## top
module top(
input clk,
input rst,
input  [31:0] b_rdata,
output [31:0] b_wdata,
output [31:0] addr,
output [3:0] we,
output en,
output rstout
    );
For scale: roughly 2,000 cells after synthesis, roughly 100 I/O pins, ~22,000 sq um of cells after synthesis.
clock: 6.0 ns
lec_check: 0
cap_margin: 20
core_aspect_ratio: 0.62
core_margin: 2
core_utilization: 17
max_routing_layer: met4
slew_margin: 20
run.sh (not shown) runs the stock make flow with config.mk's settings and CLKGATE_MAP_FILE=.
Rerun with:
CORE_ASPECT_RATIO = unset   (was 0.62)
CORE_UTILIZATION = 67   (was 17)
GPL_ROUTABILITY_DRIVEN = 1   (was unset)
clock period = 4.57 ns   (was 6.0 ns; I/O delays follow)
The new run finished but fails on setup timing.
Clock power is higher by 23%.
Global-route usage rises by 26 points.
Via count rose by 5.3%.
Sequential cell count is unchanged.
Die area falls by 74%.
Hold slack gains 0.013 ns.
Rerun with:
CORE_UTILIZATION = 66   (was 67)
CTS_CLUSTER_SIZE = 25   (was unset)
GPL_ROUTABILITY_DRIVEN = unset   (was 1)
MAX_ROUTING_LAYER = unset   (was met4)
SETUP_SLACK_MARGIN = 0.72   (was unset)
clock period = 4.43 ns   (was 4.57 ns; I/O delays follow)
What happened: The changed run reached the layout checks and failed them: setup timing; maximum frequency drops by a few percent; utilization climbs by 0.91 points; routed wire length climbs slightly; setup slack got worse by 0.28 ns; via count climbs slightly; clock skew is about the same; non-clock buffer count climbs by 13; flip-flop count stays the same; final cell count climbs slightly.
Rerun with:
ABC_AREA = 1   (was unset)
CORE_UTILIZATION = 71   (was 66)
CTS_CLUSTER_SIZE = unset   (was 25)
SETUP_SLACK_MARGIN = unset   (was 0.72)
clock period = 7.03 ns   (was 4.43 ns; I/O delays follow)
What happened: This time the run completed without violations; worst setup slack gets better by 2.0 ns; wire length came out higher by 3.7%; cell area is lower by 2.5%.

* * *

top again, from the RTL that the note above started with.
==> flow/config.mk <==
export PLATFORM = sky130hd
export DESIGN_NAME = top
export DESIGN_NICKNAME = top
export VERILOG_FILES = /design/flow/design.v
export SDC_FILE = /design/flow/constraint.sdc
export NUM_CORES = 4
export LEC_CHECK = 0
export CAP_MARGIN = 15
export CELL_PAD_IN_SITES_DETAIL_PLACEMENT = 1
export CELL_PAD_IN_SITES_GLOBAL_PLACEMENT = 0
export CORE_ASPECT_RATIO = 1.76
export CORE_MARGIN = 9
export CORE_UTILIZATION = 22
export CTS_CLUSTER_SIZE = 28
export HOLD_SLACK_MARGIN = 0.03
export MAX_ROUTING_LAYER = met4
export MIN_ROUTING_LAYER = met2
export SETUP_SLACK_MARGIN = -0.44
export SLEW_MARGIN = 20
export TNS_END_PERCENT = 65
==> flow/constraint.sdc <==
create_clock -name core_clock -period 6.0 [get_ports {clk}]
set_input_delay 1.2000 -clock core_clock [delete_from_list [all_inputs] [get_ports {clk}]]
set_output_delay 1.2000 -clock core_clock [all_outputs]
set_load 0.01 [all_outputs]
The starting point ran to the end with no violations.
==> next run, changes <==
- ABC_AREA: default -> 0
- CAP_MARGIN: 15 -> 20
- CELL_PAD_IN_SITES_DETAIL_PLACEMENT: 1 -> default
- CELL_PAD_IN_SITES_GLOBAL_PLACEMENT: 0 -> default
- CORE_ASPECT_RATIO: 1.76 -> default
- CORE_MARGIN: 9 -> 2
- CORE_UTILIZATION: 22 -> 66
- CTS_CLUSTER_DIAMETER: default -> 353
- CTS_CLUSTER_SIZE: 28 -> default
- GPL_ROUTABILITY_DRIVEN: default -> 1
- HOLD_SLACK_MARGIN: 0.03 -> default
- MIN_ROUTING_LAYER: met2 -> default
- SETUP_SLACK_MARGIN: -0.44 -> default
- TNS_END_PERCENT: 65 -> default
- clock period: 6.0 -> 3.11 ns (I/O delays scaled with it)
What happened: The new run produced a layout that fails on negative setup slack; register-to-register slack gets worse by 2400 ps; area after synthesis does not change; final cell count decreases by about 20%; combinational power increases by about 90%; worst hold slack gets better by 9.7 ps; via count decreases by about 20%; routed wire length decreases by about 20%; global-route usage increases by 15 points; total power increases by 100%.

* * *

Starting RTL as in the previous note.
Settings: LEC_CHECK=0, CAP_MARGIN=20, CORE_MARGIN=2, CORE_UTILIZATION=72, CTS_CLUSTER_DIAMETER=29, CTS_CLUSTER_SIZE=36, GPL_ROUTABILITY_DRIVEN=1, MAX_ROUTING_LAYER=met4, PLACE_DENSITY=0.42, SETUP_SLACK_MARGIN=1.51, SLEW_MARGIN=20; clock period 5.2 ns.
The baseline ran to the end with violations: setup timing.
Change:
Settings changed: CORE_UTILIZATION 72 to 68, CTS_CLUSTER_DIAMETER 29 to unset, CTS_CLUSTER_SIZE 36 to unset, GPL_ROUTABILITY_DRIVEN 1 to unset, MAX_ROUTING_LAYER met4 to unset, PLACE_DENSITY 0.42 to unset, SETUP_SLACK_MARGIN 1.51 to unset.
Clock period 5.2 ns to 4.93 ns, I/O delays scaled along.
After rerunning: The changed run finished but failed the layout checks on setup timing. Register-to-register slack degrades by 230 ps. Clock skew came out lower by 5.2 ps. Routed wire length came out lower by 16%. Final area came out lower by about 5.6%. Power came out lower by 23%.
Change:
Settings changed: CORE_UTILIZATION 68 to 49.
Clock period 4.93 ns to 5.68 ns, I/O delays scaled along.
- This time the run ran to the end with no violations
- sequential cell count does not change
- setup slack improves by 620 ps
- final cell count climbs by 3.6%
- hold slack barely changes
- sequential share of layout area climbs by 0.72 points
Change:
Settings changed: CORE_UTILIZATION 49 to 70, CTS_CLUSTER_DIAMETER set to 63.
Clock period 5.68 ns to 4.75 ns, I/O delays scaled along.
Effect: This time the run finished but fails on setup timing. Setup slack loses 870 ps. Sequential share of layout area went down by 0.76 points. Global-route usage climbs by 12 points. Worst hold slack gets worse by 10 ps. Combinational power rose by 23%. Area after synthesis is unchanged. Cell area goes up by 2.0%. Routed wire length came out higher by 4.4%. Critical path depth rose by 1. Via count rose by 7.9%.
Change:
Settings changed: ABC_AREA set to 1, CORE_ASPECT_RATIO set to 0.89, CORE_UTILIZATION 70 to 72, CTS_CLUSTER_SIZE set to 37, PLACE_DENSITY_LB_ADDON set to 0.24, SETUP_SLACK_MARGIN set to 1.4.
Effect: The new run ran to the end with violations: setup timing; core utilization rises by 2.9 points; cell area went up by a little under a tenth; synthesized cell count came out higher by well over a third; first-iteration DRC count came out higher by well over a third.

* * *

The RTL this note starts from:
==> flow/design.v <==
module processor(
input   clk,
input   rst,
input   inst_valid,
input   [63:0] p_rdata,
output  reg [31:0] p_wdata,
output  reg done
    );
parameter IDLE = 0;
parameter INST = 1;
parameter ADD  = 2;
parameter SUB  = 3;
parameter MUL  = 4;
parameter TRAN = 5;
parameter DET  = 6;
parameter DONE = 7;
reg [2:0] state,n_state;
reg [4:0] inst;
reg  [6:0] A_0,A_1,A_2,A_3,B_0,B_1,B_2,B_3;
always@(posedge clk or posedge rst) begin
    if(rst) begin
        state <= 0;
    end
    else begin
        state <= n_state;
    end
end
always@(*) begin
    case(state)
    IDLE:begin
        n_state =(inst_valid == 1)? INST : IDLE; 
    end
    INST:begin
        case(inst)
            5'b00001:   n_state = ADD;
            5'b00010:   n_state = SUB;
            5'b00100:   n_state = MUL;
            5'b01000:   n_state = TRAN;
            5'b10000:   n_state = DET;
            default:     n_state = IDLE;
        endcase
    end
    ADD:begin
        n_state = DONE;
    end
    SUB:begin
        n_state = DONE;
    end
    MUL:begin
        n_state = DONE;
    end
    TRAN:begin
        n_state = DONE;
    end
    DET:begin
        n_state = DONE;
    end
    DONE:begin
        n_state = IDLE;
    end
    default:begin
        n_state = IDLE;
    end
    endcase
end
always@(posedge clk) begin
    case(state)
    IDLE:begin
         p_wdata <= 0;
         done    <= 0;
         inst <= (inst_valid == 1)? p_rdata[60:56] : 5'd0;
         A_0  <= (inst_valid == 1)? p_rdata[6:0] : 7'd0;
         A_1  <= (inst_valid == 1)? p_rdata[13:7] : 7'd0;
         A_2  <= (inst_valid == 1)? p_rdata[20:14] : 7'd0;
         A_3  <= (inst_valid == 1)? p_rdata[27:21] : 7'd0;
         B_0  <= (inst_valid == 1)? p_rdata[34:28] : 7'd0;
         B_1  <= (inst_valid == 1)? p_rdata[41:35] : 7'd0;
         B_2  <= (inst_valid == 1)? p_rdata[48:42] : 7'd0;
         B_3  <= (inst_valid == 1)? p_rdata[55:49] : 7'd0;
    end
    INST:begin
    end
    ADD:begin
        p_wdata[6:0]   <= A_0 + B_0;
        p_wdata[13:7]  <= A_1 + B_1;
        p_wdata[20:14] <= A_2 + B_2;
        p_wdata[27:21] <= A_3 + B_3;
        p_wdata[31:28] <= 4'd0;
        done <= 1;
    end
    SUB:begin
        p_wdata[6:0]   <= A_0 - B_0;
        p_wdata[13:7]  <= A_1 - B_1;
        p_wdata[20:14] <= A_2 - B_2;
        p_wdata[27:21] <= A_3 - B_3;
        p_wdata[31:28] <= 4'd0;
        done <= 1;
    end
    MUL:begin
        p_wdata[6:0]     <= (A_0 * B_0) + (A_1 * B_2);
        p_wdata[13:7]    <= (A_0 * B_1) + (A_1 * B_3);
        p_wdata[20:14]   <= (A_2 * B_0) + (A_3 * B_2);
        p_wdata[27:21]   <= (A_2 * B_1) + (A_3 * B_3);
        p_wdata[31:28] <= 4'd0;
        done <= 1;
    end
    TRAN:begin
        p_wdata[6:0]     <= A_0;
        p_wdata[13:7]    <= A_2;
        p_wdata[20:14]   <= A_1;
        p_wdata[27:21]   <= A_3; 
        p_wdata[31:28] <= 4'd0;
        done <= 1;
    end
    DET:begin
        p_wdata[6:0]     <= (A_0 * A_3) - (A_1 * A_2);
        p_wdata[31:6] <= 25'd0;
        done <= 1;
    end
    DONE:begin
        done <= 0;
    end
    default:begin
        p_wdata <= 0;
        done    <= 0;
    end
    endcase
end
endmodule
module controller(
input clk,
input rst,
input done,
input  [31:0] p_wdata,
input  [31:0] b_rdata,
output reg [31:0] b_wdata,
output [63:0] p_rdata,
output reg [31:0] addr,
output reg inst_valid,
output reg [3:0] we,
output reg en
    );
parameter bram_base_addr   = 32'h00000000;  
parameter result_base_addr   =  32'h00000000 ; 
parameter RESET_1     = 0;
parameter RESET_2     = 1;
parameter IDLE      = 2;
parameter R_BEGIN_1 = 3;
parameter R_BEGIN_2 = 4;
parameter READ_1    = 5;
parameter READ_2    = 6;
parameter READ_3    = 7;
parameter READ_4    = 8;
parameter WAIT      = 9;
parameter WRITE_1   = 10;
parameter WRITE_2   = 11;
reg [31:0] data1,data2;
reg start;
reg [3:0]  state,n_state;
reg [31:0] counter_r,counter_w;
reg [31:0] count,count_goal;
assign   p_rdata = {data2,data1};
always@(posedge clk or posedge rst) begin
    if(rst) begin
        state <= RESET_1;
    end
    else begin
        state <= n_state;
    end
end
always@(*) begin
    case(state)
        RESET_1:begin
            n_state = RESET_2;
        end
        RESET_2:begin
            n_state = (count == count_goal)? IDLE : RESET_2;
        end
        IDLE:begin
            n_state = (start)? READ_1 : R_BEGIN_1;
        end
        R_BEGIN_1:begin
             n_state = R_BEGIN_2;
        end
        R_BEGIN_2:begin
             n_state = IDLE;
        end
        READ_1:begin
            n_state = READ_2;
        end
        READ_2:begin
            n_state = READ_3;
        end
        READ_3:begin
            n_state = READ_4;
        end
        READ_4:begin
            n_state = WAIT;
        end
        WAIT:begin
            n_state = (done)? WRITE_1 : WAIT;
        end
        WRITE_1:begin
            n_state = WRITE_2;
        end
        WRITE_2:begin
            n_state = IDLE;
        end 
        default: begin
            n_state = IDLE;
        end 
    endcase
end
always@(posedge clk) begin
    case(state)
        RESET_1:begin
            inst_valid <= 0;
            counter_r    <= 32'd4;
            counter_w    <= 32'd40;
            addr       <= 0;
            we         <= 4'h0;
            en         <= 0;
            start      <= 0;
            data1      <= 0;
            data2      <= 0;
            count      <= 0;
            count_goal <=15; 
            b_wdata    <= 0;
        end 
        RESET_2:begin
            en         <= (count == count_goal)? 1:0;
            count      <= (count == count_goal)? 0 : count +1;
        end
        IDLE:begin
            addr <= (start)? bram_base_addr + counter_r : bram_base_addr;
            we   <= 0;
        end
        R_BEGIN_1:begin
             addr <= addr;
        end
        R_BEGIN_2:begin
              start <= (b_rdata[31] == 1)? 1:0;
        end
        READ_1:begin
            addr <= addr;
            counter_r <= counter_r + 32'd4;
        end
        READ_2:begin
            data1  <= b_rdata;
            addr <= bram_base_addr + counter_r;
        end
        READ_3:begin
            addr <= addr;
            counter_r <= counter_r + 32'd4;
        end
        READ_4:begin
            data2  <= b_rdata;
            counter_r <= counter_r + 32'd4;
        end
        WAIT:begin
            inst_valid <= 1;
            b_wdata    <= (done == 1)? p_wdata : 0;
        end
        WRITE_1:begin
            inst_valid <= 0;
            addr <= result_base_addr + counter_w;
            we   <= 4'hf;
        end
        WRITE_2:begin
            counter_w    <= counter_w + 32'd4;
            we   <= 4'hf;
            start <= 0;
        end 
        default: begin
            inst_valid <= 0;
            counter_r    <= 32'd4;
            counter_w    <= 32'd40;
            addr       <= 0;
            we         <= 4'h0;
            en         <= 0;
            start      <= 0;
            data1      <= 0;
            data2      <= 0;
            count      <= 0;
            count_goal <=15; 
            b_wdata    <= 0;
        end 
    endcase
end
endmodule
`timescale 1ns / 1ps
module top(
input clk,
input rst,
input  [31:0] b_rdata,
output [31:0] b_wdata,
output [31:0] addr,
output [3:0] we,
output en,
output rstout
    );
wire inst_valid;
wire [63:0] p_rdata;
wire [31:0] p_wdata;
wire done;
assign rstout = ~rst;
processor po(
        .clk(clk),
        .rst(rstout),
        .inst_valid(inst_valid),
        .p_rdata(p_rdata),
        .p_wdata(p_wdata),
        .done(done)
    );
controller co(
        .clk(clk),
        .rst(rstout),
        .done(done),
        .p_wdata(p_wdata),
        .b_rdata(b_rdata),
        .b_wdata(b_wdata),   
        .p_rdata(p_rdata),
        .addr(addr),
        .inst_valid(inst_valid),
        .we(we),
        .en(en)
    );
endmodule
==> flow/config.mk <==
export PLATFORM = sky130hd
export DESIGN_NAME = top
export DESIGN_NICKNAME = top
export VERILOG_FILES = /design/flow/design.v
export SDC_FILE = /design/flow/constraint.sdc
export NUM_CORES = 4
export LEC_CHECK = 0
export CAP_MARGIN = 20
export CORE_MARGIN = 2
export CORE_UTILIZATION = 72
export CTS_CLUSTER_DIAMETER = 63
export PLACE_DENSITY_LB_ADDON = 0.24
export SETUP_SLACK_MARGIN = 1.4
export SLEW_MARGIN = 20
==> flow/constraint.sdc <==
create_clock -name core_clock -period 4.75 [get_ports {clk}]
set_input_delay 0.9500 -clock core_clock [delete_from_list [all_inputs] [get_ports {clk}]]
set_output_delay 0.9500 -clock core_clock [all_outputs]
set_load 0.01 [all_outputs]
The baseline finished but failed the layout checks on setup timing.
Change:
Settings changed: CTS_CLUSTER_DIAMETER 63 to 28, PLACE_DENSITY_LB_ADDON 0.24 to not set, SETUP_SLACK_MARGIN 1.4 to 0.5.
Clock period 4.75 ns to 4.93 ns, I/O delays scaled along.
After rerunning: The changed run finished but fails on setup timing. Design area climbs by about 1.4%. Fmax falls by about 1%. Worst setup slack gets better by 0.12 ns.
Change:
Settings changed: ABC_AREA set to 1, CTS_CLUSTER_DIAMETER 28 to 29, CTS_CLUSTER_SIZE set to 35, PLACE_DENSITY set to 0.8, SETUP_SLACK_MARGIN 0.5 to not set.
Clock period 4.93 ns to 4.6 ns, I/O delays scaled along.
The new run completed and failed the layout checks on setup timing. Via count went up by 29%. Register-to-register slack is worse by 0.27 ns. Total power rose by about 10%.
Change:
Settings changed: ABC_AREA 1 to not set, PLACE_DENSITY 0.8 to not set.
Clock period 4.6 ns to 4.0 ns, I/O delays scaled along.
The new run produced a layout that fails on setup timing.
Area after synthesis came out lower by 7.3%.
Core utilization increases by 3.2 points.
Worst setup slack loses 0.73 ns.
First-iteration DRC count came out lower by about 28%.
Change:
Settings changed: CORE_UTILIZATION 72 to 40, CTS_CLUSTER_DIAMETER 29 to not set, CTS_CLUSTER_SIZE 35 to not set.
Clock period 4.0 ns to 5.68 ns, I/O delays scaled along.
Effect: The changed run completed without violations. Sequential share of layout area rises by 2.8 points. Total power falls by 42%. Worst setup slack improves by 1.7 ns. Clock skew rises by 0.032 ns. Count of clock-buffer cells in the layout falls by 18. Via count falls by about 15%. Final area falls by about 7%. Core utilization falls by 44 points. Hold slack degrades by 0.0085 ns. Wire length falls by about 18%. Die size rises by 78%.
Power and IR drop assume default switching activity.
